`design.v`:
```
`timescale 1ns / 1ps
module dsp_macro_1(
input         CLK,
input  [17:0] A,
input  [17:0] B,
input  [47:0] C,
output [47:0] P
);
reg signed [17:0] a_r, b_r;
reg        [47:0] c_r;
reg signed [35:0] m_r;
reg        [47:0] p_r0, p_r1, p_r2;
always @(posedge CLK) begin
	a_r  <= A;
	b_r  <= B;
	c_r  <= C;
	m_r  <= a_r * b_r;
	p_r0 <= {{12{m_r[35]}}, m_r} + c_r;
	p_r1 <= p_r0;
	p_r2 <= p_r1;
end
assign P = p_r2;
endmodule
`timescale 1ns / 1ps
module mul(
input clk, 
input [7:0] w, 
input [7:0] x, 
output[15:0] y
);
wire [17:0] dsp_A, dsp_B;
wire [47:0] dsp_P;
assign dsp_A = w[7]? {10'b11_1111_1111, w} : {10'b00_0000_0000, w};
assign dsp_B = x[7]? {10'b11_1111_1111, x} : {10'b00_0000_0000, x};
assign y = dsp_P[15:0];
dsp_macro_1 u_dsp(.CLK(clk), .A(dsp_A), .B(dsp_B), .C(48'b0), .P(dsp_P));
endmodule
`timescale 1ns / 1ps
module adder_tree(
input clk, 
input rstn,
input vld_i,
input [15:0] mul_00, 
input [15:0] mul_01, 
input [15:0] mul_02, 
input [15:0] mul_03, 
input [15:0] mul_04, 
input [15:0] mul_05, 
input [15:0] mul_06, 
input [15:0] mul_07,
input [15:0] mul_08, 
input [15:0] mul_09, 
input [15:0] mul_10, 
input [15:0] mul_11, 
input [15:0] mul_12, 
input [15:0] mul_13, 
input [15:0] mul_14, 
input [15:0] mul_15, 
input [15:0] mul_16,
input [15:0] mul_17,
input [15:0] mul_18, 
input [15:0] mul_19, 
input [15:0] mul_20, 
input [15:0] mul_21, 
input [15:0] mul_22, 
input [15:0] mul_23, 
input [15:0] mul_24, 
input [15:0] mul_25,
input [15:0] mul_26,
output[20:0] acc_o,
output       vld_o 
);
reg [16:0] y1_0;
reg [16:0] y1_1;
reg [16:0] y1_2;
reg [16:0] y1_3;
reg [16:0] y1_4;
reg [16:0] y1_5;
reg [16:0] y1_6;
reg [16:0] y1_7;
reg [16:0] y1_8;
reg [16:0] y1_9;
reg [16:0] y1_10;
reg [16:0] y1_11;
reg [16:0] y1_12;
reg [16:0] y1_13;
reg [17:0] y2_0;
reg [17:0] y2_1;
reg [17:0] y2_2;
reg [17:0] y2_3;
reg [17:0] y2_4;
reg [17:0] y2_5;
reg [17:0] y2_6;
reg [18:0] y3_0;
reg [18:0] y3_1;
reg [18:0] y3_2;
reg [18:0] y3_3;
reg [19:0] y4_0;
reg [19:0] y4_1;
reg [20:0] y5;
reg vld_i_d1, vld_i_d2, vld_i_d3, vld_i_d4, vld_i_d5;
always@(posedge clk, negedge rstn) begin
	if(!rstn) begin
		y1_0 <= 17'd0;
		y1_1 <= 17'd0;
		y1_2 <= 17'd0;
		y1_3 <= 17'd0;
		y1_4 <= 17'd0;
		y1_5 <= 17'd0;
		y1_6 <= 17'd0;
		y1_7 <= 17'd0;
		y1_8 <= 17'd0;
		y1_9 <= 17'd0;
		y1_10 <= 17'd0;
		y1_11 <= 17'd0;
		y1_12 <= 17'd0;
		y1_13 <= 17'd0;
	end
	else begin 
		y1_0 <= $signed(mul_00) + $signed(mul_01);
		y1_1 <= $signed(mul_02) + $signed(mul_03);
		y1_2 <= $signed(mul_04) + $signed(mul_05);
		y1_3 <= $signed(mul_06) + $signed(mul_07);
		y1_4 <= $signed(mul_08) + $signed(mul_09);
		y1_5 <= $signed(mul_10) + $signed(mul_11);
		y1_6 <= $signed(mul_12) + $signed(mul_13);
		y1_7 <= $signed(mul_14) + $signed(mul_15);
		y1_8 <= $signed(mul_16) + $signed(mul_17);
		y1_9 <= $signed(mul_18) + $signed(mul_19);
		y1_10 <= $signed(mul_20) + $signed(mul_21);
		y1_11 <= $signed(mul_22) + $signed(mul_23);
		y1_12 <= $signed(mul_24) + $signed(mul_25);
		y1_13 <= $signed(mul_26);
	end
end
always@(posedge clk, negedge rstn) begin
	if(!rstn) begin
		y2_0 <= 18'd0;
		y2_1 <= 18'd0;
		y2_2 <= 18'd0;
		y2_3 <= 18'd0;
		y2_4 <= 18'd0;
		y2_5 <= 18'd0;
		y2_6 <= 18'd0;		
	end
	else begin 
		y2_0 <= $signed(y1_0) + $signed(y1_1);
		y2_1 <= $signed(y1_2) + $signed(y1_3);
		y2_2 <= $signed(y1_4) + $signed(y1_5);
		y2_3 <= $signed(y1_6) + $signed(y1_7);
		y2_4 <= $signed(y1_8) + $signed(y1_9);
		y2_5 <= $signed(y1_10) + $signed(y1_11);
		y2_6 <= $signed(y1_12) + $signed(y1_13);
	end
end
always@(posedge clk, negedge rstn) begin
	if(!rstn) begin
		y3_0 <= 19'd0;
		y3_1 <= 19'd0;
		y3_2 <= 19'd0;
		y3_3 <= 19'd0;
	end
	else begin 
		y3_0 <= $signed(y2_0) + $signed(y2_1);
		y3_1 <= $signed(y2_2) + $signed(y2_3);
		y3_2 <= $signed(y2_4) + $signed(y2_5);
		y3_3 <= $signed(y2_6);
	end
end
always@(posedge clk, negedge rstn) begin
	if(!rstn) begin
		y4_0 <= 20'd0;
		y4_1 <= 20'd0;
	end
	else begin
		y4_0 <= $signed(y3_0) + $signed(y3_1);
		y4_1 <= $signed(y3_2) + $signed(y3_3);
    end
end
always@(posedge clk, negedge rstn) begin
	if(!rstn)
		y5 <= 21'd0;
	else
		y5 <= $signed(y4_0) + $signed(y4_1);
end
always@(posedge clk, negedge rstn) begin
	if(!rstn) begin
		vld_i_d1 <= 0;
		vld_i_d2 <= 0;
		vld_i_d3 <= 0;
		vld_i_d4 <= 0;
		vld_i_d5 <= 0;
	end
	else begin 
		vld_i_d1 <= vld_i   ;
		vld_i_d2 <= vld_i_d1;
		vld_i_d3 <= vld_i_d2;
		vld_i_d4 <= vld_i_d3;
		vld_i_d5 <= vld_i_d4;		
	end
end
assign vld_o = vld_i_d5;
assign acc_o = $signed(y5);
endmodule
`timescale 1ns / 1ps
module mac(
input clk, 
input rstn, 
input vld_i, 
input [215:0] win, 
input [215:0] din,
output[ 20:0] acc_o, 
output        vld_o
);
wire[15:0] y00;
wire[15:0] y01;
wire[15:0] y02;
wire[15:0] y03;
wire[15:0] y04;
wire[15:0] y05;
wire[15:0] y06;
wire[15:0] y07;
wire[15:0] y08;
wire[15:0] y09;
wire[15:0] y10;
wire[15:0] y11;
wire[15:0] y12;
wire[15:0] y13;
wire[15:0] y14;
wire[15:0] y15;
wire[15:0] y16;
wire[15:0] y17;
wire[15:0] y18;
wire[15:0] y19;
wire[15:0] y20;
wire[15:0] y21;
wire[15:0] y22;
wire[15:0] y23;
wire[15:0] y24;
wire[15:0] y25;
wire[15:0] y26;
reg vld_i_d0, vld_i_d1, vld_i_d2, vld_i_d3, vld_i_d4;
mul u_mul_00(.clk(clk), .w(win[  7:  0]),.x(din[  7:  0]),.y(y00));
mul u_mul_01(.clk(clk), .w(win[ 15:  8]),.x(din[ 15:  8]),.y(y01));
mul u_mul_02(.clk(clk), .w(win[ 23: 16]),.x(din[ 23: 16]),.y(y02));
mul u_mul_03(.clk(clk), .w(win[ 31: 24]),.x(din[ 31: 24]),.y(y03));
mul u_mul_04(.clk(clk), .w(win[ 39: 32]),.x(din[ 39: 32]),.y(y04));
mul u_mul_05(.clk(clk), .w(win[ 47: 40]),.x(din[ 47: 40]),.y(y05));
mul u_mul_06(.clk(clk), .w(win[ 55: 48]),.x(din[ 55: 48]),.y(y06));
mul u_mul_07(.clk(clk), .w(win[ 63: 56]),.x(din[ 63: 56]),.y(y07));
mul u_mul_08(.clk(clk), .w(win[ 71: 64]),.x(din[ 71: 64]),.y(y08));
mul u_mul_09(.clk(clk), .w(win[ 79: 72]),.x(din[ 79: 72]),.y(y09));
mul u_mul_10(.clk(clk), .w(win[ 87: 80]),.x(din[ 87: 80]),.y(y10));
mul u_mul_11(.clk(clk), .w(win[ 95: 88]),.x(din[ 95: 88]),.y(y11));
mul u_mul_12(.clk(clk), .w(win[103: 96]),.x(din[103: 96]),.y(y12));
mul u_mul_13(.clk(clk), .w(win[111:104]),.x(din[111:104]),.y(y13));
mul u_mul_14(.clk(clk), .w(win[119:112]),.x(din[119:112]),.y(y14));
mul u_mul_15(.clk(clk), .w(win[127:120]),.x(din[127:120]),.y(y15));
mul u_mul_16(.clk(clk), .w(win[135:128]),.x(din[135:128]),.y(y16));
mul u_mul_17(.clk(clk), .w(win[143:136]),.x(din[143:136]),.y(y17));
mul u_mul_18(.clk(clk), .w(win[151:144]),.x(din[151:144]),.y(y18));
mul u_mul_19(.clk(clk), .w(win[159:152]),.x(din[159:152]),.y(y19));
mul u_mul_20(.clk(clk), .w(win[167:160]),.x(din[167:160]),.y(y20));
mul u_mul_21(.clk(clk), .w(win[175:168]),.x(din[175:168]),.y(y21));
mul u_mul_22(.clk(clk), .w(win[183:176]),.x(din[183:176]),.y(y22));
mul u_mul_23(.clk(clk), .w(win[191:184]),.x(din[191:184]),.y(y23));
mul u_mul_24(.clk(clk), .w(win[199:192]),.x(din[199:192]),.y(y24));
mul u_mul_25(.clk(clk), .w(win[207:200]),.x(din[207:200]),.y(y25));
mul u_mul_26(.clk(clk), .w(win[215:208]),.x(din[215:208]),.y(y26));
always@(posedge clk, negedge rstn) begin
	if(!rstn) begin
	    vld_i_d0 <= 0;
		vld_i_d1 <= 0;
		vld_i_d2 <= 0;
		vld_i_d3 <= 0;
		vld_i_d4 <= 0;
	end
	else begin 
		vld_i_d0 <= vld_i   ;
		vld_i_d1 <= vld_i_d0;
		vld_i_d2 <= vld_i_d1;
		vld_i_d3 <= vld_i_d2;
		vld_i_d4 <= vld_i_d3;		
	end
end
adder_tree u_adder_tree(
. clk(clk), 
. rstn(rstn),
. vld_i(vld_i_d4),
. mul_00(y00), 
. mul_01(y01), 
. mul_02(y02), 
. mul_03(y03), 
. mul_04(y04), 
. mul_05(y05), 
. mul_06(y06), 
. mul_07(y07),
. mul_08(y08),
. mul_09(y09), 
. mul_10(y10), 
. mul_11(y11), 
. mul_12(y12), 
. mul_13(y13), 
. mul_14(y14), 
. mul_15(y15), 
. mul_16(y16),
. mul_17(y17), 
. mul_18(y18), 
. mul_19(y19), 
. mul_20(y20), 
. mul_21(y21), 
. mul_22(y22), 
. mul_23(y23), 
. mul_24(y24), 
. mul_25(y25),
. mul_26(y26),  
. acc_o(acc_o),
. vld_o(vld_o) 
);
endmodule
```
`run.sh`:
```
#!/bin/bash
# the make line also repeats each setting of config.mk as NAME=value (left out here)
make -C /OpenROAD-flow-scripts/flow DESIGN_CONFIG=/design/flow/config.mk WORK_HOME=/design/flow/orfs CLKGATE_MAP_FILE= finish
```
`config.mk`:
```
export PLATFORM = sky130hd
export DESIGN_NAME = mac
export DESIGN_NICKNAME = mac
export VERILOG_FILES = /design/flow/design.v
export SDC_FILE = /design/flow/constraint.sdc
export NUM_CORES = 4
export LEC_CHECK = 0
export CAP_MARGIN = 15
export CORE_MARGIN = 2
export CORE_UTILIZATION = 72
export CTS_CLUSTER_DIAMETER = 28
export CTS_CLUSTER_SIZE = 44
export HOLD_SLACK_MARGIN = -0.08
export SETUP_SLACK_MARGIN = 0.93
export SLEW_MARGIN = 20
```
`constraint.sdc`:
```
create_clock -name core_clock -period 3.13 [get_ports {clk}]
set_input_delay 0.6260 -clock core_clock [delete_from_list [all_inputs] [get_ports {clk}]]
set_output_delay 0.6260 -clock core_clock [all_outputs]
set_load 0.01 [all_outputs]
```
==> results of run 1 <==
==> repair_timing <==
| item | 4_1_cts |
|---|---|
| hold endpoints to repair | 56 |
| pin swaps | 736 |
| hold buffers | 1 |
| buffers inserted | 150 |
| setup endpoints to repair | 589 |
| resized | 1081 |
==> through the flow <==
| step | area [um^2] | utilization | instances |
|---|---|---|---|
| 2_1_floorplan | 171000 | - | 15600 |
| 3_5_place_dp | 191000 | 0.829 | 20613 |
| 4_1_cts | 211000 | 0.918 | 21567 |
| 3_3_place_gp | 191000 | 0.829 | 20613 |
==> Slide: Implementation Results, run 1 <==
Physical Implementation Snapshot

Run status
  – Outcome: stopped before the end
  – Last stage: 5_1_grt

CTS
  – H-tree Lvls: 5
  – Sink Count: 2669
  – CTS Root Cell: clkbuf_16
  – Clock Path Buffers: 4
  – Num CTS Buffers: 437

Synthesis
  – Synth Cell Area: 0.166 mm^2
  – Floorplan Nets: 19923
  – Syn Inst Count: 15600
  – Post-Synthesis Mean Instance Area: 10.7 um^2
  – Adder-cell share of the synthesized area: 0.379
  – Cell area leaders: dfxtp_1 (26%), fa_1 (23%), ha_1 (15%), dfrtp_1 (7.7%), inv_1 (7.6%)
  – Ys async rst share: 0.191
  – Ys cells: 15600
  – Simple-Gate Area Share: 0.0979
  – Post-synthesis cell type count: 68
  – Aoi share: 0.0486
  – Synth Warn #: 3
  – Cell with the most instances after synthesis: inv_1
  – Dominant flop cell: dfxtp_1
  – Top cells by count: inv_1 (3383), dfxtp_1 (2160), ha_1 (1961)
  – Synth area leader: dfxtp_1
  – Synth Register Bits: 2669
  – Mux area share: 0.000256
  – Dominant comb cell: adder cells
  – XOR Share, Synth: 0.0589
  – Post-synth EDFFs: 0
  – Sequential fraction of the synthesis area: 0.336
  – Yosys stat area: 0.166 mm^2
  – Dominant cell area share: 0.260

Floorplan
  – Die Size: 0.235 mm^2
  – DIE WIDTH: 485 um
  – Fp_density: 0.724
  – Die Ht: 485 um
  – I/O Pins: 457
  – Core ar.: 0.230 mm^2
  – Row cnt: 176

Placement
  – Port Buffer Count: 456
  – Dpl ws: -2.01 ns
  – Gpl congestion: 0.934
  – Dpl hpwl: 313000 um
==> inputs of run 2 (changes only) <==
- ABC_AREA: not set -> 1
- CAP_MARGIN: 15 -> 20
- CELL_PAD_IN_SITES_GLOBAL_PLACEMENT: not set -> 0
- CTS_CLUSTER_DIAMETER: 28 -> 51
- CTS_CLUSTER_SIZE: 44 -> 46
- GPL_ROUTABILITY_DRIVEN: not set -> 1
- HOLD_SLACK_MARGIN: -0.08 -> not set
- MIN_ROUTING_LAYER: not set -> met1
- PLACE_DENSITY: not set -> 0.87
- SETUP_SLACK_MARGIN: 0.93 -> not set
- SLEW_MARGIN: 20 -> 0
- clock period: 3.13 -> 4.2 ns (I/O delays scaled with it)
==> Slide: Implementation Results, run 2 <==
Physical Implementation Snapshot

CTS
  – Clock Path Buffers: 3
  – Num CTS Buffers: 214
  – H-tree Lvls: 4
  – CTS Root Cell: clkbuf_16
  – Sink Count: 2669

Synthesis
  – Post-synthesis cell type count: 49
  – Post-Synthesis Mean Instance Area: 9.05 um^2
  – Adder-cell share of the synthesized area: 0.360
  – Syn Inst Count: 19396
  – Post-synth EDFFs: 0
  – Floorplan Nets: 23719
  – Ys async rst share: 0.191
  – Cell area leaders: dfxtp_1 (25%), fa_1 (22%), ha_1 (14%), inv_1 (11%), nand2_1 (8.3%)
  – Sequential fraction of the synthesis area: 0.319
  – Cell with the most instances after synthesis: inv_1
  – Ys cells: 19396
  – Top cells by count: inv_1 (5077), nand2_1 (3886), dfxtp_1 (2160)
  – Dominant cell area share: 0.246
  – Synth Register Bits: 2669
  – Simple-Gate Area Share: 0.118
  – Synth Cell Area: 0.176 mm^2
  – Aoi share: 0.0407
  – Synth area leader: dfxtp_1
  – Dominant comb cell: adder cells
  – Mux area share: 0
  – Dominant flop cell: dfxtp_1
  – XOR Share, Synth: 0.0429
  – Synth Warn #: 3
  – Yosys stat area: 0.176 mm^2

Floorplan
  – DIE WIDTH: 498 um
  – Fp_density: 0.723
  – Row cnt: 181
  – Die Ht: 498 um
  – Core ar.: 0.243 mm^2
  – Die Size: 0.248 mm^2
  – I/O Pins: 457

Placement
  – Placed insts: 24134
  – Dpl hpwl: 344000 um
  – Gpl congestion: 0.949
  – Port Buffer Count: 456
  – Dpl ws: -0.953 ns

Run status
  – First Error: [ERROR GRT-0232] Routing congestion too high. Check the congestion heatmap in the GUI.
  – Last stage: 5_1_grt
  – Outcome: stopped before the end

Global routing
  – Overall Global Routing Usage: 0.788
  – Grt ovf: 1876
run 2: stage by stage:
step	cell area, um^2	util
after detailed placement	196000	0.809
after floorplan	179000	-
after global placement	196000	0.809
after CTS	214000	0.880
run 2: timing repair:
item	4_1_cts
gates resized	1980
endpoints found under the setup margin	235
hold buffers	1
buffers inserted	209
pin swaps	1064
hold endpoints to repair	75
run 2: routing by layer:
metal  global-route usage  overflow
met1                0.767        63
met4                0.786       679
met5                0.456        20
met2                0.942      1031
met3                0.662        83
==> inputs of run 3 (changes only) <==
- ABC_AREA: 1 -> not set
- CAP_MARGIN: 20 -> 0
- CELL_PAD_IN_SITES_GLOBAL_PLACEMENT: 0 -> 3
- CORE_ASPECT_RATIO: not set -> 1.18
- CORE_MARGIN: 2 -> 9
- CORE_UTILIZATION: 72 -> 63
- CTS_CLUSTER_DIAMETER: 51 -> not set
- CTS_CLUSTER_SIZE: 46 -> 57
- GPL_ROUTABILITY_DRIVEN: 1 -> not set
- MIN_ROUTING_LAYER: met1 -> not set
- PLACE_DENSITY: 0.87 -> not set
- PLACE_DENSITY_LB_ADDON: not set -> 0.1
- SETUP_SLACK_MARGIN: not set -> 0.14
- SLEW_MARGIN: 0 -> 10
- clock period: 4.2 -> 3.15 ns (I/O delays scaled with it)
==> Slide: Implementation Results, run 3 <==
Physical Implementation Snapshot

Synthesis
  – Aoi share: 0.0486
  – Cell with the most instances after synthesis: inv_1
  – Dominant cell area share: 0.260
  – Synth Cell Area: 0.166 mm^2
  – Mux area share: 0.000256
  – Yosys stat area: 0.166 mm^2
  – Top cells by count: inv_1 (3383), dfxtp_1 (2160), ha_1 (1961)
  – Ys async rst share: 0.191
  – Dominant flop cell: dfxtp_1
  – Synth area leader: dfxtp_1
  – Synth Warn #: 3
  – Floorplan Nets: 19923
  – Post-synth EDFFs: 0
  – Dominant comb cell: adder cells
  – Synth Register Bits: 2669
  – Sequential fraction of the synthesis area: 0.336
  – XOR Share, Synth: 0.0589
  – Post-synthesis cell type count: 68
  – Syn Inst Count: 15600
  – Adder-cell share of the synthesized area: 0.379
  – Simple-Gate Area Share: 0.0979
  – Post-Synthesis Mean Instance Area: 10.7 um^2
  – Ys cells: 15600
  – Cell area leaders: dfxtp_1 (26%), fa_1 (23%), ha_1 (15%), dfrtp_1 (7.7%), inv_1 (7.6%)

Run status
  – First Error: [ERROR FLW-0024] Place density exceeds 1.0 (current PLACE_DENSITY_LB_ADDON =  0.1). Please check if the value of  PLACE_DENSITY_LB_ADDON is between 0 and 0.99.
  – Last stage: 3_1_place_gp_skip_io
  – Outcome: stopped before the end

Floorplan
  – Die Ht: 576 um
  – Die Size: 0.283 mm^2
  – Core ar.: 0.262 mm^2
  – DIE WIDTH: 491 um
  – Fp_density: 0.634
  – Row cnt: 204
==> inputs of run 4 (changes only) <==
- ABC_AREA: not set -> 1
- CAP_MARGIN: 0 -> 20
- CELL_PAD_IN_SITES_DETAIL_PLACEMENT: not set -> 2
- CELL_PAD_IN_SITES_GLOBAL_PLACEMENT: 3 -> not set
- CORE_ASPECT_RATIO: 1.18 -> not set
- CORE_MARGIN: 9 -> 2
- CORE_UTILIZATION: 63 -> 40
- CTS_CLUSTER_SIZE: 57 -> not set
- MAX_ROUTING_LAYER: not set -> met4
- PLACE_DENSITY_LB_ADDON: 0.1 -> not set
- SETUP_SLACK_MARGIN: 0.14 -> not set
- SLEW_MARGIN: 10 -> 20
- clock period: 3.15 -> 6.0 ns (I/O delays scaled with it)
==> Slide: Implementation Results, run 4 <==
Implementation Results

Synthesis
  – Synth Register Bits: 2669
  – Post-synthesis cell type count: 49
  – Ys cells: 19396
  – Dominant cell area share: 0.246
  – Simple-Gate Area Share: 0.118
  – Cell with the most instances after synthesis: inv_1
  – Syn Inst Count: 19396
  – Adder-cell share of the synthesized area: 0.360
  – Aoi share: 0.0407
  – Mux area share: 0
  – Synth Cell Area: 0.176 mm^2
  – Post-Synthesis Mean Instance Area: 9.05 um^2
  – Sequential fraction of the synthesis area: 0.319
  – Floorplan Nets: 23719
  – Synth area leader: dfxtp_1
  – Top cells by count: inv_1 (5077), nand2_1 (3886), dfxtp_1 (2160)
  – Dominant comb cell: adder cells
  – Synth Warn #: 3
  – Post-synth EDFFs: 0
  – Dominant flop cell: dfxtp_1
  – Ys async rst share: 0.191
  – XOR Share, Synth: 0.0429
  – Cell area leaders: dfxtp_1 (25%), fa_1 (22%), ha_1 (14%), inv_1 (11%), nand2_1 (8.3%)
  – Yosys stat area: 0.176 mm^2

CTS
  – Clock Pin Slew Worst Setup and Hold Paths: 0.07 ns
  – H-tree Lvls: 5
  – CTS tree: done
  – CTS Hold Bufs: 0
  – Clock Path Buffers: 4
  – CTS Root Cell: clkbuf_16
  – Num CTS Buffers: 309
  – Sink Count: 2669
  – Worst-Skew Late Latency: 1.07 ns

Setup path
  – Worst setup path startpoint: u_mul_08.u_dsp.a_r[6]
  – Setup crit end kind: register
  – Number of cells on the critical path: 17
  – Slowest CP cell: fa_2
  – CP cell instances: nand2_1 > fa_1 > inv_1 > fa_2 > ha_1 > fa_2 > fa_2 > inv_4 > fa_2 > clkinvlp_4 > ha_4 > a21oi_4 > o21ai_4 > a21oi_4 > nor2_1 > nor2_1 > xnor2_1
  – Largest fanout on the critical path: 8
  – Crit path top cell by count: fa_2
  – Worst setup path end: u_mul_08.u_dsp.m_r[13]
  – Worst endpoint required time: 6.91 ns
  – Cell depth of the worst flop-to-flop path: 17
  – FF-to-FF Start: u_mul_08.u_dsp.a_r[6]
  – Critical path class: reg -> reg
  – WP data arrival: 9.17 ns
  – Crit Reg-Reg Endpoint: u_mul_08.u_dsp.m_r[13]
  – Setup slack on the worst flop-to-flop path: -2.26 ns
  – Critical path's top delay family: adder cells
  – Worst Path Buf+Inv: 3
  – Startpoint types: register
  – CP max stage delay: 1.19 ns

Run status
  – Outcome: complete, but fails checks
  – SO Viols: capacitance limit, slew limit, setup timing

Routing
  – DR WL/cell: 35.2 um
  – Starting DRT DRC Count: 12500
  – DR vias/cell: 5.68
  – Final wirelength: 913000 um
  – Routed Antenna Nets: 0
  – Drt pass-1 iters: 11
  – Vias: 147521
  – DRC Markers: 0

Global routing
  – Global-route wire length before repair: 1230000 um
  – Largest net degree at the start of global routing: 134
  – Initial antenna violation count: 132
  – Vias in the first global route: 172475
  – Grt ovf: 0
  – Overall Global Routing Usage: 0.393

STA
  – Post-route clock period utilization: 1.38
  – Slew Viols, Final: 11
  – Worst-Margin Slew: 1.69 ns
  – RSZ-0062 raised after global routing: true
  – Worst Skew: 0.132 ns
  – WHS: 0.169 ns
  – Max_slew headroom: -0.132
  – Fin. Hold Viols: 0
  – Max Clk Rate: 0.121 GHz
  – Endpoints failing setup: 54
  – Fin worst setup slack: -2.26 ns
  – Tmin final: 8.26 ns

Job
  – Tool warning count: 37
  – Max Cap Viol: 4

Placement
  – Dpl hpwl: 588000 um
  – Gpl congestion: 0.908
  – Port Buffer Count: 456
  – Area post-placement: 0.186 mm^2
  – Dpl ws: -0.143 ns

Cells and area
  – Final instance area: 0.198 mm^2
  – Final Net Count: 24091
  – Layout area overhead: 12.9%
  – Util after Layout: 0.453

Floorplan
  – Fp_density: 0.401
  – Row cnt: 243
  – Core ar.: 0.438 mm^2
  – DIE WIDTH: 666 um
  – Die Size: 0.444 mm^2
  – I/O Pins: 457
  – Die Ht: 666 um

Worst hold path
  – Tightest Hold Check Type: in -> async
==> run 4: cell type report <==
cell class              instances  area, um^2
multi-input cells           11193       99300
clock buffers                 398        8710
diodes                        194         485
flip-flops and latches       2669       56300
inverters                    5102       19300
repair buffers                493        4890
fillers                     46426      239000
clock inverters               168        2030
well taps                    5757        7200
==> run 4: metrics by stage <==
| step | setup TNS [ns] | std cells |
|---|---|---|
| 3_5_place_dp | -0.148 | 25194 |
| 2_1_floorplan | 0 | 19396 |
| 4_1_cts | -0.0715 | 25760 |
| 5_1_grt | -41.32 | 25959 |
| 3_3_place_gp | 0 | 25194 |
| 6_report | -37.90 | 25974 |
==> run 4: per-layer routing <==
metal,part of all wire,track usage,wire length [um],vias to the layer above
li1,-,-,-,58429
met1,0.32,0.361,293000,73685
met2,0.47,0.657,432000,9286
met3,0.086,0.118,79000,6121
met4,0.12,0.361,110000,0
met5,0,-,0,-
==> run 4: repair_timing <==
action	4_1_cts	5_1_grt
endpoints found under the setup margin	24	80
resized	48	451
pin swaps	1	74
buffers inserted	0	21
hold endpoints to repair	0	0
==> inputs of run 5 (changes only) <==
- ABC_AREA: 1 -> not set
- CELL_PAD_IN_SITES_DETAIL_PLACEMENT: 2 -> not set
- CELL_PAD_IN_SITES_GLOBAL_PLACEMENT: not set -> 0
- CORE_ASPECT_RATIO: not set -> 0.51
- CORE_UTILIZATION: 40 -> 51
- CTS_CLUSTER_DIAMETER: not set -> 109
- GPL_ROUTABILITY_DRIVEN: not set -> 0
- GPL_TIMING_DRIVEN: not set -> 0
- MIN_ROUTING_LAYER: not set -> met1
- PLACE_DENSITY: not set -> 0.68
- SLEW_MARGIN: 20 -> 0
- clock period: 6.0 -> 3.46 ns (I/O delays scaled with it)
==> Slide: Implementation Results, run 5 <==
Implementation Results

Run status
  – Outcome: complete, but fails checks
  – SO Viols: setup timing

Floorplan
  – Die Size: 0.331 mm^2
  – I/O Pins: 457
  – Fp_density: 0.514
  – Die Ht: 412 um
  – Core ar.: 0.324 mm^2
  – DIE WIDTH: 804 um
  – Row cnt: 149

STA
  – Worst Skew: 0.0673 ns
  – Fin. Hold Viols: 0
  – RSZ-0062 raised after global routing: true
  – Max_slew headroom: 0.531
  – Fin worst setup slack: -1.65 ns
  – Endpoints failing setup: 266
  – Post-route clock period utilization: 1.48
  – Slew Viols, Final: 0
  – Worst-Margin Slew: 0.701 ns
  – Max Clk Rate: 0.196 GHz
  – Tmin final: 5.11 ns

Synthesis
  – Dominant cell area share: 0.260
  – Sequential fraction of the synthesis area: 0.336
  – Synth Cell Area: 0.166 mm^2
  – Post-synth EDFFs: 0
  – Synth Warn #: 3
  – Dominant comb cell: adder cells
  – Mux area share: 0.000256
  – Post-Synthesis Mean Instance Area: 10.7 um^2
  – Synth area leader: dfxtp_1
  – Post-synthesis cell type count: 68
  – Cell area leaders: dfxtp_1 (26%), fa_1 (23%), ha_1 (15%), dfrtp_1 (7.7%), inv_1 (7.6%)
  – Dominant flop cell: dfxtp_1
  – Floorplan Nets: 19923
  – Cell with the most instances after synthesis: inv_1
  – XOR Share, Synth: 0.0589
  – Top cells by count: inv_1 (3383), dfxtp_1 (2160), ha_1 (1961)
  – Syn Inst Count: 15600
  – Ys cells: 15600
  – Yosys stat area: 0.166 mm^2
  – Adder-cell share of the synthesized area: 0.379
  – Ys async rst share: 0.191
  – Aoi share: 0.0486
  – Synth Register Bits: 2669
  – Simple-Gate Area Share: 0.0979

Setup path
  – Largest fanout on the critical path: 8
  – CP max stage delay: 0.64 ns
  – Startpoint types: register
  – Setup crit end kind: register
  – Worst endpoint required time: 4.28 ns
  – Critical path's top delay family: adder cells
  – Worst setup path end: u_mul_11.u_dsp.m_r[14]
  – Worst setup path startpoint: u_mul_11.u_dsp.a_r[16]
  – Crit Reg-Reg Endpoint: u_mul_11.u_dsp.m_r[14]
  – Setup slack on the worst flop-to-flop path: -1.65 ns
  – FF-to-FF Start: u_mul_11.u_dsp.a_r[16]
  – WP data arrival: 5.93 ns
  – Cell depth of the worst flop-to-flop path: 19
  – Critical path class: reg -> reg
  – Number of cells on the critical path: 19
  – CP cell instances: and2_4 > fa_2 > inv_4 > fa_1 > inv_2 > fa_1 > inv_2 > fa_1 > inv_2 > fa_1 > inv_2 > fa_1 > inv_2 > ha_4 > nand2_1 > nand2_1 > a41o_1 > o41ai_2 > xnor2_1
  – Slowest CP cell: fa_2
  – Worst Path Buf+Inv: 6

Worst hold path
  – HP Start: win[184]
  – Tightest Hold Check Type: in -> reg
  – Hold path cells: 1
  – Worst Hold Path EP: u_mul_23.u_dsp.a_r[0]

Global routing
  – Vias in the first global route: 104354
  – Global-route wire length before repair: 575000 um
  – Initial antenna violation count: 30
  – Overall Global Routing Usage: 0.225
  – Largest net degree at the start of global routing: 110
  – Grt ovf: 0

Routing
  – Met3 wire length: 23500 um
  – DRC Markers: 0
  – Starting DRT DRC Count: 5971
  – Vias: 101740
  – Final wirelength: 356000 um
  – Drt pass-1 iters: 5
  – DR WL/cell: 16.9 um
  – Max layer used: met4
  – DR vias/cell: 4.82
  – Routed Antenna Nets: 0
  – Met1 wire length: 187000 um
  – Met2 WL: 139000 um

CTS
  – Clock Path Buffers: 4
  – H-tree Lvls: 4
  – Clock Pin Slew Worst Setup and Hold Paths: 0.09 ns
  – CTS Root Cell: clkbuf_16
  – Worst-Skew Late Latency: 0.93 ns
  – CTS tree: done
  – Num CTS Buffers: 239
  – Sink Count: 2669

Placement
  – Port Buffer Count: 456
  – Placed insts: 20364
  – Dpl hpwl: 288000 um

Cells and area
  – Fillers: 26328
  – Final Net Count: 20887
  – Finished Layout Cells: 21096
  – Layout area overhead: 17.2%

Job
  – Tool warning count: 39
  – Max Cap Viol: 0
-- run 5: metal layers --
metal / up-vias / GRT usage
li1: 50062 / -
met1: 49149 / 0.351
met2: 2166 / 0.299
met3: 363 / 0.0473
met4: 0 / 0.0440
met5: - / -
-- run 5: per-stage QoR --
| step | utilization | cell area (um^2) | TNS (ns) | hold slack (ns) | setup WS, ns |
|---|---|---|---|---|---|
| finish | 0.602 | 195000 | -254.31 | 0.180 | -1.65 |
| global route | 0.602 | 195000 | -298.65 | 0.107 | -1.88 |
| CTS | 0.596 | 193000 | -251.46 | 0.0838 | -1.69 |
| detailed placement | 0.558 | 181000 | -278.22 | 0.312 | -2.07 |
| global placement | 0.557 | 181000 | - | 0.310 | -22.09 |
| floorplan | - | 171000 | -182.28 | 0.310 | -1.47 |
-- run 5: layout make-up --
cell class	count	area, um^2	area share
clock inverter	140	1580	0.00809
tap	4303	5380	0.0276
antenna	28	70.1	0.000359
buffer	76	957	0.00491
multi-input combinational	9433	104000	0.531
sequential	2669	56700	0.291
timing repair buffer	762	7290	0.0374
inverter	3383	12700	0.0653
clock buffer	302	6660	0.0341
-- run 5: timing repair --
action / in CTS / in global routing
pin swaps: 630 / 308
hold endpoints to repair: 33 / 0
resized: 783 / 382
endpoints found under the setup margin: 271 / 271
hold buffers: 1 / 0
buffers inserted: 231 / 72
gates cloned: 0 / 0
==> inputs of run 6 (changes only) <==
- CELL_PAD_IN_SITES_GLOBAL_PLACEMENT: 0 -> not set
- CORE_ASPECT_RATIO: 0.51 -> not set
- CORE_UTILIZATION: 51 -> 72
- CTS_CLUSTER_DIAMETER: 109 -> not set
- CTS_CLUSTER_SIZE: not set -> 14
- GPL_ROUTABILITY_DRIVEN: 0 -> not set
- GPL_TIMING_DRIVEN: 0 -> not set
- MAX_ROUTING_LAYER: met4 -> not set
- MIN_ROUTING_LAYER: met1 -> not set
- PLACE_DENSITY: 0.68 -> not set
- PLACE_DENSITY_LB_ADDON: not set -> 0.2
- SETUP_SLACK_MARGIN: not set -> 0.33
- SLEW_MARGIN: 0 -> 20
- clock period: 3.46 -> 3.1 ns (I/O delays scaled with it)
==> Slide: Implementation Results, run 6 <==
Implementation Results

Run status
  – Outcome: complete, but fails checks
  – SO Viols: setup timing

Setup path
  – Number of cells on the critical path: 17
  – Worst endpoint required time: 3.99 ns
  – Setup slack on the worst flop-to-flop path: -2.56 ns
  – Critical path class: reg -> reg
  – CP cell instances: buf_4 > nand2_2 > fa_1 > inv_1 > fa_1 > ha_2 > fa_1 > inv_1 > fa_1 > fa_1 > inv_2 > ha_4 > a21oi_2 > o21ai_2 > a41oi_4 > a21oi_2 > xnor2_1
  – Startpoint types: register
  – Worst setup path startpoint: u_mul_22.u_dsp.a_r[1]
  – Crit path top cell by count: fa_1
  – Slowest CP cell: fa_1
  – WP data arrival: 6.55 ns
  – CP max stage delay: 0.78 ns
  – Cell depth of the worst flop-to-flop path: 17
  – Worst Path Buf+Inv: 4
  – Crit Reg-Reg Endpoint: u_mul_22.u_dsp.m_r[15]
  – Critical path's top delay family: adder cells
  – FF-to-FF Start: u_mul_22.u_dsp.a_r[1]
  – Largest fanout on the critical path: 3
  – Worst setup path end: u_mul_22.u_dsp.m_r[15]
  – Setup crit end kind: register

STA
  – Fin worst setup slack: -2.56 ns
  – Max_slew headroom: 0.299
  – Post-route clock period utilization: 1.82
  – Worst Skew: 0.0664 ns
  – Fin. Hold Viols: 0
  – Endpoints failing setup: 316
  – Worst-Margin Slew: 1.04 ns
  – Tmin final: 5.66 ns
  – Max Clk Rate: 0.177 GHz
  – RSZ-0062 raised after global routing: true
  – Slew Viols, Final: 0

Synthesis
  – Synth area leader: dfxtp_1
  – Top cells by count: inv_1 (3383), dfxtp_1 (2160), ha_1 (1961)
  – Ys async rst share: 0.191
  – Synth Warn #: 3
  – Dominant flop cell: dfxtp_1
  – Yosys stat area: 0.166 mm^2
  – Floorplan Nets: 19923
  – XOR Share, Synth: 0.0589
  – Syn Inst Count: 15600
  – Aoi share: 0.0486
  – Dominant cell area share: 0.260
  – Dominant comb cell: adder cells
  – Cell area leaders: dfxtp_1 (26%), fa_1 (23%), ha_1 (15%), dfrtp_1 (7.7%), inv_1 (7.6%)
  – Cell with the most instances after synthesis: inv_1
  – Synth Cell Area: 0.166 mm^2
  – Synth Register Bits: 2669
  – Ys cells: 15600
  – Mux area share: 0.000256
  – Adder-cell share of the synthesized area: 0.379
  – Post-Synthesis Mean Instance Area: 10.7 um^2
  – Post-synthesis cell type count: 68
  – Sequential fraction of the synthesis area: 0.336
  – Post-synth EDFFs: 0
  – Simple-Gate Area Share: 0.0979

Placement
  – Dpl hpwl: 300000 um
  – Gpl congestion: 0.913
  – Placed insts: 20617
  – Port Buffer Count: 456

Routing
  – Routed Antenna Nets: 0
  – DR WL/cell: 22.9 um
  – DR vias/cell: 5.78
  – DRC Markers: 0
  – Vias: 123172
  – Final wirelength: 489000 um
  – Starting DRT DRC Count: 9295
  – Drt pass-1 iters: 9

Worst hold path
  – Tightest Hold Check Type: in -> reg
  – Worst Hold Path EP: u_mul_20.u_dsp.a_r[2]
  – Hold path cells: 1
  – HP Start: win[162]

Job
  – Tool warning count: 30
  – Max Cap Viol: 0

Floorplan
  – Core ar.: 0.230 mm^2
  – Row cnt: 176
  – DIE WIDTH: 485 um
  – Die Ht: 485 um
  – I/O Pins: 457
  – Fp_density: 0.724
  – Die Size: 0.235 mm^2

Cells and area
  – Layout area overhead: 23.7%
  – Final Net Count: 22364
  – Fillers: 9194
  – Finished Layout Cells: 21295
  – Util after Layout: 0.896

Global routing
  – Overall Global Routing Usage: 0.385
  – Global-route wire length before repair: 709000 um
  – Initial antenna violation count: 47
  – Largest net degree at the start of global routing: 83
  – Vias in the first global route: 134752
  – Grt ovf: 0

CTS
  – H-tree Lvls: 5
  – CTS Root Cell: clkbuf_16
  – Clock Path Buffers: 4
  – Sink Count: 2669
  – CTS tree: done
  – Clock Pin Slew Worst Setup and Hold Paths: 0.08 ns
  – Num CTS Buffers: 288
  – Worst-Skew Late Latency: 0.98 ns
-- run 6: final cells by class --
cell class,count,area [um^2],share of cell area
inverters,3383,12700,0.0617
clock buffers,388,8210,0.0398
repair buffers,2266,19100,0.0928
clock inverters,103,1170,0.00570
well taps,3026,3790,0.0184
flip-flops and latches,2669,56500,0.274
diodes,27,67.6,0.000328
multi-input cells,9433,104000,0.507
-- run 6: what timing repair did --
action	in CTS	in global routing
pin swaps	700	210
hold buffers	1	0
endpoints found under the hold margin	48	0
endpoints found under the setup margin	349	410
setup buffers	130	29
gates resized	938	311
-- run 6: routing by layer --
layer | vias to the layer above | GRT usage | part of all wire
li1 | 52976 | - | -
met1 | 59993 | 0.404 | 0.33
met2 | 6884 | 0.690 | 0.50
met3 | 3291 | 0.0610 | 0.072
met4 | 28 | 0.296 | 0.10
met5 | - | 0 | 0.00038
-- run 6: per-stage QoR --
step / setup slack, ns / TNS [ns] / hold WS (ns) / area [um^2]
after global placement: -1.88 / -348.84 / 0.310 / 191000
after detailed placement: -2.04 / -374.57 / 0.312 / 191000
after global routing: -2.67 / -460.06 / 0.0583 / 206000
after floorplan: -1.83 / -274.61 / 0.310 / 171000
after CTS: -1.91 / -368.82 / 0.0427 / 204000
final: -2.56 / -425.20 / 0.0743 / 206000
==> inputs of run 7 (changes only) <==
- PLACE_DENSITY: not set -> 0.35
- PLACE_DENSITY_LB_ADDON: 0.2 -> not set
- SETUP_SLACK_MARGIN: 0.33 -> 1.43
- clock period: 3.1 -> 5.09 ns (I/O delays scaled with it)
==> Slide: Implementation Results, run 7 <==
Implementation Results

Synthesis
  – Aoi share: 0.0486
  – XOR Share, Synth: 0.0589
  – Syn Inst Count: 15600
  – Sequential fraction of the synthesis area: 0.336
  – Synth Cell Area: 0.166 mm^2
  – Ys async rst share: 0.191
  – Post-synthesis cell type count: 68
  – Dominant flop cell: dfxtp_1
  – Ys cells: 15600
  – Simple-Gate Area Share: 0.0979
  – Cell with the most instances after synthesis: inv_1
  – Dominant cell area share: 0.260
  – Yosys stat area: 0.166 mm^2
  – Top cells by count: inv_1 (3383), dfxtp_1 (2160), ha_1 (1961)
  – Post-Synthesis Mean Instance Area: 10.7 um^2
  – Post-synth EDFFs: 0
  – Dominant comb cell: adder cells
  – Adder-cell share of the synthesized area: 0.379
  – Mux area share: 0.000256
  – Synth Register Bits: 2669
  – Synth Warn #: 3
  – Synth area leader: dfxtp_1
  – Cell area leaders: dfxtp_1 (26%), fa_1 (23%), ha_1 (15%), dfrtp_1 (7.7%), inv_1 (7.6%)
  – Floorplan Nets: 19923

Setup path
  – Startpoint types: register
  – Worst setup path end: u_mul_11.u_dsp.m_r[14]
  – Worst endpoint required time: 5.88 ns
  – Worst setup path startpoint: u_mul_11.u_dsp.a_r[16]
  – Critical path's top delay family: adder cells
  – Crit path top cell by count: fa_1
  – WP data arrival: 5.91 ns
  – Critical path class: reg -> reg
  – FF-to-FF Start: u_mul_11.u_dsp.a_r[16]
  – Setup slack on the worst flop-to-flop path: -0.03 ns
  – Setup crit end kind: register
  – Worst Path Buf+Inv: 6
  – CP cell instances: and2_4 > fa_1 > inv_2 > fa_1 > inv_1 > fa_1 > inv_2 > fa_1 > inv_1 > fa_1 > inv_1 > fa_1 > inv_2 > ha_4 > nand3_2 > nand2_1 > a41o_1 > o41ai_2 > xnor2_1
  – Slowest CP cell: fa_1
  – Largest fanout on the critical path: 7
  – Cell depth of the worst flop-to-flop path: 19
  – Crit Reg-Reg Endpoint: u_mul_11.u_dsp.m_r[14]
  – Number of cells on the critical path: 19
  – CP max stage delay: 0.58 ns

CTS
  – Clock Pin Slew Worst Setup and Hold Paths: 0.06 ns
  – Worst-Skew Late Latency: 0.95 ns
  – Clock Path Buffers: 4
  – Num CTS Buffers: 287
  – Sink Count: 2669
  – CTS tree: done
  – H-tree Lvls: 5
  – CTS Root Cell: clkbuf_16
  – CTS Hold Bufs: 0

STA
  – Slew Viols, Final: 0
  – Tmin final: 5.12 ns
  – Endpoints failing setup: 1
  – Max Clk Rate: 0.195 GHz
  – Worst-Margin Slew: 0.874 ns
  – Fin. Hold Viols: 0
  – Fin worst setup slack: -0.0281 ns
  – RSZ-0062 raised after global routing: true
  – Post-route clock period utilization: 1.01
  – Worst Skew: 0.0559 ns
  – Max_slew headroom: 0.418

Routing
  – Final wirelength: 378000 um
  – Starting DRT DRC Count: 5248
  – DRC Markers: 0
  – Drt pass-1 iters: 6
  – Vias: 107402
  – Routed Antenna Nets: 0
  – DR WL/cell: 19.1 um
  – DR vias/cell: 5.43

Floorplan
  – DIE WIDTH: 485 um
  – Fp_density: 0.724
  – Die Ht: 485 um
  – Die Size: 0.235 mm^2
  – Core ar.: 0.230 mm^2
  – Row cnt: 176
  – I/O Pins: 457

Job
  – Max Cap Viol: 0
  – Tool warning count: 32

Global routing
  – Vias in the first global route: 120730
  – Largest net degree at the start of global routing: 94
  – Grt ovf: 0
  – Initial antenna violation count: 16
  – Global-route wire length before repair: 606000 um
  – Overall Global Routing Usage: 0.323

Cells and area
  – Fillers: 12357
  – Final Net Count: 20866
  – Layout area overhead: 15.6%
  – Finished Layout Cells: 19779

Placement
  – Gpl congestion: 0.924
  – Port Buffer Count: 456
  – Placed insts: 19100
  – Dpl hpwl: 288000 um

Run status
  – SO Viols: setup timing
  – Outcome: complete, but fails checks

Worst hold path
  – Tightest Hold Check Type: in -> async
run 7: per-layer routing:
layer	global-route usage	wire [um]
met1	0.359	139000
met2	0.593	199000
met3	0.0385	14100
met4	0.189	25800
met5	0	25
run 7: through the flow:
step                      hold WS (ns)   util  area (um^2)  setup TNS [ns]  setup slack (ns)
after floorplan                  0.310      -       171000               0             0.161
after global placement           0.310  0.779       179000         -0.0176           -0.0176
after detailed placement         0.312  0.779       179000          -0.152           -0.0766
after CTS                       0.0892  0.826       190000               0            0.0543
after global routing             0.122  0.837       192000           -1.28            -0.102
final                            0.104  0.837       192000         -0.0281           -0.0281
run 7: area by class of cell:
| cell class | count | area, um^2 | area share |
|---|---|---|---|
| multi-input combinational | 9433 | 103000 | 0.534 |
| tap | 3026 | 3790 | 0.0197 |
| antenna | 20 | 50.0 | 0.000260 |
| clock buffer | 376 | 8040 | 0.0418 |
| sequential | 2669 | 56600 | 0.294 |
| timing repair buffer | 769 | 7140 | 0.0371 |
| clock inverter | 103 | 1200 | 0.00624 |
| inverter | 3383 | 12700 | 0.0662 |
run 7: timing repair:
| item | in CTS | in global routing |
|---|---|---|
| buffers inserted | 108 | 72 |
| setup endpoints to repair | 254 | 268 |
| pin swaps | 272 | 355 |
| gates resized | 305 | 547 |
==> inputs of run 8 (changes only) <==
- CAP_MARGIN: 20 -> 15
- CTS_CLUSTER_DIAMETER: not set -> 28
- CTS_CLUSTER_SIZE: 14 -> 44
- HOLD_SLACK_MARGIN: not set -> 0.28
- PLACE_DENSITY: 0.35 -> not set
- SETUP_SLACK_MARGIN: 1.43 -> 1.49
- clock period: 5.09 -> 5.1 ns (I/O delays scaled with it)
==> Slide: Implementation Results, run 8 <==
Implementation Results

Floorplan
  – Row cnt: 176
  – Die Size: 0.235 mm^2
  – Core ar.: 0.230 mm^2
  – Fp_density: 0.724
  – Die Ht: 485 um
  – I/O Pins: 457
  – DIE WIDTH: 485 um

Routing
  – Starting DRT DRC Count: 6829
  – Routed Antenna Nets: 0
  – DR WL/cell: 20.9 um
  – Final wirelength: 420000 um
  – Vias: 112045
  – DR vias/cell: 5.58
  – Drt pass-1 iters: 9
  – DRC Markers: 0

Synthesis
  – Adder-cell share of the synthesized area: 0.379
  – Dominant flop cell: dfxtp_1
  – Yosys stat area: 0.166 mm^2
  – Mux area share: 0.000256
  – Syn Inst Count: 15600
  – Dominant cell area share: 0.260
  – Post-synth EDFFs: 0
  – Post-Synthesis Mean Instance Area: 10.7 um^2
  – Top cells by count: inv_1 (3383), dfxtp_1 (2160), ha_1 (1961)
  – Ys async rst share: 0.191
  – Cell area leaders: dfxtp_1 (26%), fa_1 (23%), ha_1 (15%), dfrtp_1 (7.7%), inv_1 (7.6%)
  – Synth Cell Area: 0.166 mm^2
  – Cell with the most instances after synthesis: inv_1
  – Ys cells: 15600
  – Dominant comb cell: adder cells
  – XOR Share, Synth: 0.0589
  – Simple-Gate Area Share: 0.0979
  – Synth Register Bits: 2669
  – Aoi share: 0.0486
  – Sequential fraction of the synthesis area: 0.336
  – Synth Warn #: 3
  – Floorplan Nets: 19923
  – Post-synthesis cell type count: 68
  – Synth area leader: dfxtp_1

STA
  – Endpoints failing setup: 8
  – Slew Viols, Final: 0
  – Setup tns final: -0.559 ns
  – Tmin final: 5.30 ns
  – WHS: 0.273 ns
  – RSZ-0062 raised after global routing: true
  – Worst Skew: 0.0759 ns
  – Max Clk Rate: 0.189 GHz
  – Max_slew headroom: 0.287
  – Fin. Hold Viols: 0
  – Worst-Margin Slew: 1.06 ns
  – Post-route clock period utilization: 1.04
  – Fin worst setup slack: -0.197 ns

Cells and area
  – Finished Layout Cells: 20090
  – Util after Layout: 0.860
  – Flop area: 0.0566 mm^2
  – Layout area overhead: 18.8%
  – Fillers: 11026
  – Final Net Count: 21001
  – MI comb area: 0.102 mm^2

Setup path
  – Crit path top cell by count: fa_1
  – CP max stage delay: 0.59 ns
  – Worst endpoint required time: 5.99 ns
  – Critical path's top delay family: adder cells
  – CP cell instances: and2_4 > fa_1 > inv_2 > buf_6 > fa_1 > inv_1 > fa_1 > fa_2 > fa_1 > inv_2 > fa_1 > inv_2 > ha_4 > nand3_2 > nand2_2 > a41oi_4 > nor2b_4 > xnor2_2
  – Startpoint types: register
  – Crit Reg-Reg Endpoint: u_mul_11.u_dsp.m_r[13]
  – Critical path class: reg -> reg
  – Worst Path Buf+Inv: 5
  – Cell depth of the worst flop-to-flop path: 18
  – WP data arrival: 6.18 ns
  – Worst setup path startpoint: u_mul_11.u_dsp.a_r[16]
  – FF-to-FF Start: u_mul_11.u_dsp.a_r[16]
  – Largest fanout on the critical path: 6
  – Number of cells on the critical path: 18
  – Setup crit end kind: register
  – Worst setup path end: u_mul_11.u_dsp.m_r[13]
  – Slowest CP cell: fa_1
  – Setup slack on the worst flop-to-flop path: -0.20 ns

Run status
  – SO Viols: setup timing
  – Outcome: complete, but fails checks

Placement
  – Placed insts: 19086
  – Port Buffer Count: 456
  – Dpl hpwl: 293000 um
  – Gpl congestion: 0.927

Job
  – Tool warning count: 43
  – Max Cap Viol: 0

CTS
  – CTS tree: done
  – H-tree Lvls: 5
  – Sink Count: 2669
  – Num CTS Buffers: 434
  – Worst-Skew Late Latency: 1.03 ns
  – Clock Pin Slew Worst Setup and Hold Paths: 0.07 ns
  – Clock Path Buffers: 4
  – CTS Root Cell: clkbuf_16

Global routing
  – Global-route wire length before repair: 660000 um
  – Grt ovf: 0
  – Overall Global Routing Usage: 0.355
  – Largest net degree at the start of global routing: 132
  – Vias in the first global route: 127205
  – Initial antenna violation count: 28

Worst hold path
  – Hold path cells: 0
  – Worst Hold Path EP: u_mul_13.u_dsp.p_r0[10]
  – HP Start: u_mul_13.u_dsp.m_r[10]
  – Tightest Hold Check Type: reg -> reg
## run 8: routing by layer
layer / vias to the layer above / track usage / part of all wire / wire length (um)
li1: 50491 / - / - / -
met1: 55518 / 0.379 / 0.35 / 146000
met2: 4220 / 0.648 / 0.52 / 219000
met3: 1792 / 0.0525 / 0.050 / 21000
met4: 24 / 0.237 / 0.080 / 33700
met5: - / 0 / 0.00039 / 164
## run 8: cell type report
class	instances	share of cell area
Sequential cell	2669	0.286
Tap cell	3026	0.0191
Multi-Input combinational cell	9433	0.518
Inverter	3383	0.0644
Timing Repair Buffer	757	0.0354
Clock inverter	303	0.0177
Antenna cell	24	0.000304
Clock buffer	495	0.0588
## run 8: repair_timing
item	in CTS	in global routing
hold endpoints to repair	104	0
setup endpoints to repair	263	270
hold buffers	4	0
pin swaps	317	265
buffers inserted	129	49
resized	374	346
## run 8: through the flow
step | worst slack [ns] | cell area (um^2)
floorplan | 0.171 | 171000
global placement | 0.00736 | 179000
detailed placement | -0.0423 | 179000
CTS | 0.000332 | 196000
global route | -0.285 | 198000
finish | -0.197 | 198000
==> inputs of run 9 (changes only) <==
- CAP_MARGIN: 15 -> 20
- CELL_PAD_IN_SITES_DETAIL_PLACEMENT: not set -> 1
- CELL_PAD_IN_SITES_GLOBAL_PLACEMENT: not set -> 1
- CORE_ASPECT_RATIO: not set -> 0.78
- CORE_UTILIZATION: 72 -> 59
- CTS_CLUSTER_DIAMETER: 28 -> not set
- CTS_CLUSTER_SIZE: 44 -> 59
- GPL_ROUTABILITY_DRIVEN: not set -> 0
- GPL_TIMING_DRIVEN: not set -> 0
- HOLD_SLACK_MARGIN: 0.28 -> not set
- MIN_ROUTING_LAYER: not set -> met1
- PLACE_DENSITY_LB_ADDON: not set -> 0.18
- SETUP_SLACK_MARGIN: 1.49 -> not set
- TNS_END_PERCENT: not set -> 65
- clock period: 5.1 -> 6.45 ns (I/O delays scaled with it)
==> Slide: Implementation Results, run 9 <==
Implementation Results

STA
  – Fin. Hold Viols: 0
  – WHS: 0.262 ns
  – Worst Skew: 0.0371 ns
  – Worst-Margin Slew: 0.709 ns
  – RSZ-0062 raised after global routing: false
  – Endpoints failing setup: 0
  – Max_slew headroom: 0.527
  – Post-route clock period utilization: 0.922
  – Max Clk Rate: 0.168 GHz
  – Tmin final: 5.94 ns
  – Slew Viols, Final: 0

Synthesis
  – Ys async rst share: 0.191
  – Post-Synthesis Mean Instance Area: 10.7 um^2
  – Cell with the most instances after synthesis: inv_1
  – Dominant comb cell: adder cells
  – Dominant flop cell: dfxtp_1
  – Adder-cell share of the synthesized area: 0.379
  – Simple-Gate Area Share: 0.0979
  – Ys cells: 15600
  – Synth area leader: dfxtp_1
  – Top cells by count: inv_1 (3383), dfxtp_1 (2160), ha_1 (1961)
  – Post-synthesis cell type count: 68
  – Aoi share: 0.0486
  – Yosys stat area: 0.166 mm^2
  – XOR Share, Synth: 0.0589
  – Synth Warn #: 3
  – Floorplan Nets: 19923
  – Mux area share: 0.000256
  – Sequential fraction of the synthesis area: 0.336
  – Synth Register Bits: 2669
  – Post-synth EDFFs: 0
  – Dominant cell area share: 0.260
  – Synth Cell Area: 0.166 mm^2
  – Syn Inst Count: 15600
  – Cell area leaders: dfxtp_1 (26%), fa_1 (23%), ha_1 (15%), dfrtp_1 (7.7%), inv_1 (7.6%)

Setup path
  – Cell depth of the worst flop-to-flop path: 18
  – Number of cells on the critical path: 18
  – Critical path's top delay family: adder cells
  – Setup crit end kind: register
  – CP cell instances: nand2_1 > inv_1 > fa_1 > fa_1 > fa_1 > inv_1 > fa_1 > inv_1 > fa_1 > inv_1 > fa_1 > inv_1 > ha_1 > and2_1 > o21ai_0 > o31ai_1 > o41ai_1 > xnor2_1
  – Largest fanout on the critical path: 8
  – Crit path top cell by count: fa_1
  – Startpoint types: register
  – CP max stage delay: 0.59 ns
  – Worst Path Buf+Inv: 5
  – Worst setup path end: u_mul_21.u_dsp.m_r[15]
  – Setup slack on the worst flop-to-flop path: 0.51 ns
  – Crit Reg-Reg Endpoint: u_mul_21.u_dsp.m_r[15]
  – Slowest CP cell: dfxtp_1
  – FF-to-FF Start: u_mul_21.u_dsp.b_r[1]
  – Critical path class: reg -> reg
  – WP data arrival: 6.67 ns
  – Worst endpoint required time: 7.18 ns
  – Worst setup path startpoint: u_mul_21.u_dsp.b_r[1]

Cells and area
  – Util after Layout: 0.659
  – Fillers: 29501
  – Final Net Count: 20665
  – Layout area overhead: 11.3%

CTS
  – CTS tree: done
  – Post-CTS setup buffers: 0
  – Worst-Skew Late Latency: 0.89 ns
  – Sink Count: 2669
  – Cts repair resizes: 0
  – H-tree Lvls: 5
  – CTS Hold Bufs: 0
  – Clock Path Buffers: 4
  – Num CTS Buffers: 278
  – Clock Pin Slew Worst Setup and Hold Paths: 0.07 ns
  – CTS Root Cell: clkbuf_16

Routing
  – DR vias/cell: 5.33
  – DRC Markers: 0
  – Drt pass-1 iters: 5
  – Starting DRT DRC Count: 5098
  – Final wirelength: 440000 um
  – DR WL/cell: 21.7 um
  – Routed Antenna Nets: 0
  – Vias: 108115

Floorplan
  – Row cnt: 172
  – Die Ht: 473 um
  – Core ar.: 0.281 mm^2
  – Fp_density: 0.592
  – I/O Pins: 457
  – DIE WIDTH: 605 um
  – Die Size: 0.286 mm^2

Global routing
  – Overall Global Routing Usage: 0.315
  – Vias in the first global route: 127454
  – Grt ovf: 0
  – Largest net degree at the start of global routing: 98
  – Global-route wire length before repair: 706000 um
  – Initial antenna violation count: 11

Placement
  – Dpl hpwl: 331000 um
  – Port Buffer Count: 456

Job
  – Tool warning count: 26
  – Max Cap Viol: 0

Run status
  – Outcome: complete, no violations

Worst hold path
  – Tightest Hold Check Type: in -> async
## run 9: final cells by class
| class | count | area, um^2 | area share |
|---|---|---|---|
| Sequential cell | 2669 | 56000 | 0.302 |
| Tap cell | 3741 | 4680 | 0.0253 |
| Timing Repair Buffer | 462 | 4730 | 0.0255 |
| Clock inverter | 115 | 1440 | 0.00776 |
| Buffer | 115 | 432 | 0.00233 |
| Multi-Input combinational cell | 9433 | 97300 | 0.525 |
| Antenna cell | 5 | 12.5 | 0.0000675 |
| Inverter | 3383 | 12700 | 0.0685 |
| Clock buffer | 370 | 8000 | 0.0432 |
## run 9: stage by stage
| step | instances | setup WS, ns | instance area (um^2) | TNS, ns |
|---|---|---|---|---|
| after floorplan | 15600 | 1.37 | 166000 | 0 |
| after global placement | 19797 | -18.92 | 176000 | -9532.76 |
| after detailed placement | 19803 | 0.743 | 176000 | 0 |
| after CTS | 20288 | 0.562 | 185000 | 0 |
| after global routing | 20291 | 0.364 | 185000 | 0 |
| final | 20293 | 0.505 | 185000 | 0 |
## run 9: per-layer routing
| layer | wire length [um] | GRT usage | vias up |
|---|---|---|---|
| met4 | 24200 | 0.152 | 6 |
| met5 | 37 | 0 | - |
| met2 | 227000 | 0.570 | 2148 |
| met3 | 13000 | 0.0335 | 1078 |
| met1 | 176000 | 0.372 | 55357 |
| li1 | - | - | 49526 |
==> inputs of run 10 (changes only) <==
- ABC_AREA: not set -> 1
- CAP_MARGIN: 20 -> 25
- CELL_PAD_IN_SITES_DETAIL_PLACEMENT: 1 -> 2
- CELL_PAD_IN_SITES_GLOBAL_PLACEMENT: 1 -> not set
- CORE_ASPECT_RATIO: 0.78 -> not set
- CORE_MARGIN: 2 -> 6
- CORE_UTILIZATION: 59 -> 52
- CTS_CLUSTER_SIZE: 59 -> not set
- HOLD_SLACK_MARGIN: not set -> 0.23
- MAX_ROUTING_LAYER: not set -> met4
- MIN_ROUTING_LAYER: met1 -> met2
- PLACE_DENSITY_LB_ADDON: 0.18 -> 0.23
- SETUP_SLACK_MARGIN: not set -> 0.41
- TNS_END_PERCENT: 65 -> not set
- clock period: 6.45 -> 5.44 ns (I/O delays scaled with it)
==> Slide: Implementation Results, run 10 <==
Physical Implementation Snapshot

Run status
  – Outcome: stopped before the end
  – Last stage: 3_5_place_dp
  – First Error: Error: detail_place.tcl, 38 bad optional access

Floorplan
  – Row cnt: 212
  – Die Ht: 593 um
  – Die Size: 0.352 mm^2
  – DIE WIDTH: 593 um
  – Fp_density: 0.524
  – I/O Pins: 457
  – Core ar.: 0.335 mm^2

Synthesis
  – Post-Synthesis Mean Instance Area: 9.05 um^2
  – Synth Warn #: 3
  – Sequential fraction of the synthesis area: 0.319
  – Top cells by count: inv_1 (5077), nand2_1 (3886), dfxtp_1 (2160)
  – Dominant flop cell: dfxtp_1
  – Dominant comb cell: adder cells
  – Aoi share: 0.0407
  – Simple-Gate Area Share: 0.118
  – Adder-cell share of the synthesized area: 0.360
  – Post-synthesis cell type count: 49
  – Floorplan Nets: 23719
  – Synth Register Bits: 2669
  – Synth area leader: dfxtp_1
  – Yosys stat area: 0.176 mm^2
  – Dominant cell area share: 0.246
  – Cell area leaders: dfxtp_1 (25%), fa_1 (22%), ha_1 (14%), inv_1 (11%), nand2_1 (8.3%)
  – Syn Inst Count: 19396
  – Mux area share: 0
  – Synth Cell Area: 0.176 mm^2
  – Post-synth EDFFs: 0
  – Ys async rst share: 0.191
  – Cell with the most instances after synthesis: inv_1
  – XOR Share, Synth: 0.0429
  – Ys cells: 19396

Placement
  – Port Buffer Count: 456
==> run 10: metrics by stage <==
| stage | instances | hold slack [ns] | TNS [ns] |
|---|---|---|---|
| floorplan | 19396 | 0.310 | 0 |
| global placement | 24346 | 0.310 | -9686.11 |
